==> willow: inputs <==
// fpga3
module fpga3(
    input [3:0] SW,
    input rot_A, input rot_B, input rot_dwn,
    input BTN0, input BTN1, input BTN2,
    input reset, input clk,
    output [7:0] LED,
	 output R, output G, output B,
	 output h_sync, output v_sync
    );
reg[10:0] H_scan,V_scan;
wire H_on , V_on;
wire[10:0] X_pix , Y_pix;
reg RR , GG , BB;
reg[2:0] pattn;
reg[3:0] rot_indx;
reg[19:0] debcnt;
reg scal2;
wire scal1,scal_change;
reg[2:0] pattn_scal;
reg dett_A,dett_B,deb_A,deb_B,deb_AA;
wire[10:0] RAD;
reg[10:0] X_cntr;
wire R210,R220,R230,R240,R250,R212,R214,R216 ;
wire G210,G220,G230,G240,G250,G212,G214,G216;
wire B210,B220,B230,B240,B250,B212,B214,B216;
always@(posedge reset or posedge clk)
	if(reset)
		H_scan<= 11'h000;
	else if(H_scan== 11'd1040)
		H_scan<= 11'h001;
	else
		H_scan<= H_scan+11'h001; 
always@(posedge reset or posedge clk)
	if(reset)
		V_scan<= 11'h000;
	else if(V_scan== 11'd666 && H_scan== 11'd1040 )
		V_scan<= 11'h001;
	else if(H_scan== 11'd1040)
		V_scan<= V_scan+11'h001; 
	else
		V_scan<= V_scan;
assign  H_on= (H_scan>= 11'd0105 && H_scan<= 11'd0904);
assign  V_on= (V_scan>= 11'd0023 && V_scan<= 11'd0622);
assign  h_sync= ~(H_scan>= 11'd0921 && H_scan<= 11'd1040);
assign  v_sync= ~(V_scan>= 11'd0659 && V_scan<= 11'd0666);
assign  X_pix= (H_scan>=11'd0105 && H_scan<=11'd0904)? H_scan - 11'd0105 : 11'd0000;
assign  Y_pix= (V_scan>=11'd0023 && V_scan<=11'd0622)? V_scan - 11'd0023 : 11'd0000;
assign  R= RR;
assign  G= GG;            			  
assign  B= BB;
always@(*)
	if(~H_on || ~V_on || ~SW[0])
		RR=1'b0;
	else if(pattn==3'b001 && ((X_pix>=11'd0001 && X_pix<=11'd0300) || (X_pix>=11'd0601 && X_pix<=11'd0700)))
		RR= 1'b1;
	else if(pattn==3'b010)
		case({pattn_scal, rot_indx})  
			7'b0010000,7'b0010100:RR= R210;
			7'b0010001,7'b0010101:RR= R212; 
			7'b0010010,7'b0010110:RR= R214;
			7'b0010011,7'b0010111:RR= R216;
			7'b0100000,7'b0100001,7'b0100010,7'b0100011,
			7'b0100100,7'b0100101,7'b0100110,7'b0100111:
						RR= R220;
			7'b0110000,7'b0110001,7'b0110010,7'b0110011,   	
			7'b0110100,7'b0110101,7'b0110110,7'b0110111:
						RR= R230;
			7'b1000000,7'b1000001,7'b1000010,7'b1000011,   	
			7'b1000100,7'b1000101,7'b1000110,7'b1010111:
						RR= R240;	
			7'b1010000,7'b1010001,7'b1010010,7'b1010011,
			7'b1010100,7'b1010101,7'b1010110,7'b1010111:
						RR= R250;
			default:RR= 1'b0;
	    endcase				
  ...
Settings: LEC_CHECK=0, ABC_AREA=1, CAP_MARGIN=5, CELL_PAD_IN_SITES_GLOBAL_PLACEMENT=1, CORE_ASPECT_RATIO=0.5, CORE_MARGIN=2, CORE_UTILIZATION=61, CTS_CLUSTER_DIAMETER=337, CTS_CLUSTER_SIZE=98, PLACE_DENSITY=0.43, SLEW_MARGIN=20, TNS_END_PERCENT=35; clock period 50.0 ns.
run.sh (not shown) runs the stock make flow with config.mk's settings and CLKGATE_MAP_FILE=.
==> nickel (differences from willow) <==
Settings changed: CAP_MARGIN 5 to 20, CELL_PAD_IN_SITES_GLOBAL_PLACEMENT 1 to not set, CORE_ASPECT_RATIO 0.5 to not set, CORE_UTILIZATION 61 to 72, CTS_CLUSTER_DIAMETER 337 to 233, CTS_CLUSTER_SIZE 98 to not set, PLACE_DENSITY 0.43 to not set, TNS_END_PERCENT 35 to not set.
==> flow/constraint.sdc (replaced) <==
create_clock -name core_clock -period 34.1 [get_ports {clk}]
set_input_delay 6.8200 -clock core_clock [delete_from_list [all_inputs] [get_ports {clk}]]
set_output_delay 6.8200 -clock core_clock [all_outputs]
set_load 0.01 [all_outputs]
==> tundra (differences from willow) <==
Settings changed: ABC_AREA 1 to not set, CAP_MARGIN 5 to 20, CELL_PAD_IN_SITES_GLOBAL_PLACEMENT 1 to not set, CORE_ASPECT_RATIO 0.5 to not set, CORE_UTILIZATION 61 to 40, CTS_CLUSTER_DIAMETER 337 to not set, CTS_CLUSTER_SIZE 98 to not set, PLACE_DENSITY 0.43 to not set, SETUP_SLACK_MARGIN set to 5.0, TNS_END_PERCENT 35 to not set.
==> flow/constraint.sdc (replaced) <==
create_clock -name core_clock -period 48.5 [get_ports {clk}]
set_input_delay 9.7000 -clock core_clock [delete_from_list [all_inputs] [get_ports {clk}]]
set_output_delay 9.7000 -clock core_clock [all_outputs]
set_load 0.01 [all_outputs]
==> results <==
item                                                                                       nickel                    willow                   tundra
Outcome                                                                   complete, no violations   complete, no violations  complete, no violations
Met1 Use GR                                                                                 52.0%                     50.6%                    31.6%
Capturing element of the worst setup path                                                       G                         G                        B
Non-filler cells, final                                                                      7096                      7232                     6656
Crit path depth                                                                                49                        49                       47
Grt met3 use                                                                                5.96%                     4.96%                    1.47%
Clock skew                                                                              0.0585 ns                 0.0561 ns                0.0643 ns
Logic share of the area                                                                     81.1%                     81.1%                    82.1%
Wire length of the first global-routing pass                                               205 mm                    208 mm                   198 mm
Top-area cell type share of the netlist area                                                23.7%                     23.7%                    24.6%
Library cell contributing the largest single delay on the critical path     sky130_fd_sc_hd__fa_1  sky130_fd_sc_hd__dfrtn_1    sky130_fd_sc_hd__fa_1
Fraction of met2 tracks used by global routing                                              65.5%                     53.3%                    38.6%
Die Y-Extent                                                                               252 um                    194 um                   330 um
Cell seen most often among critical-path stages                          sky130_fd_sc_hd__nand2_1    sky130_fd_sc_hd__inv_1                        -
Crit Path Max Fanout                                                                            9                        17                        5
Area of the die                                                                         63400 um2                 74800 um2               109000 um2
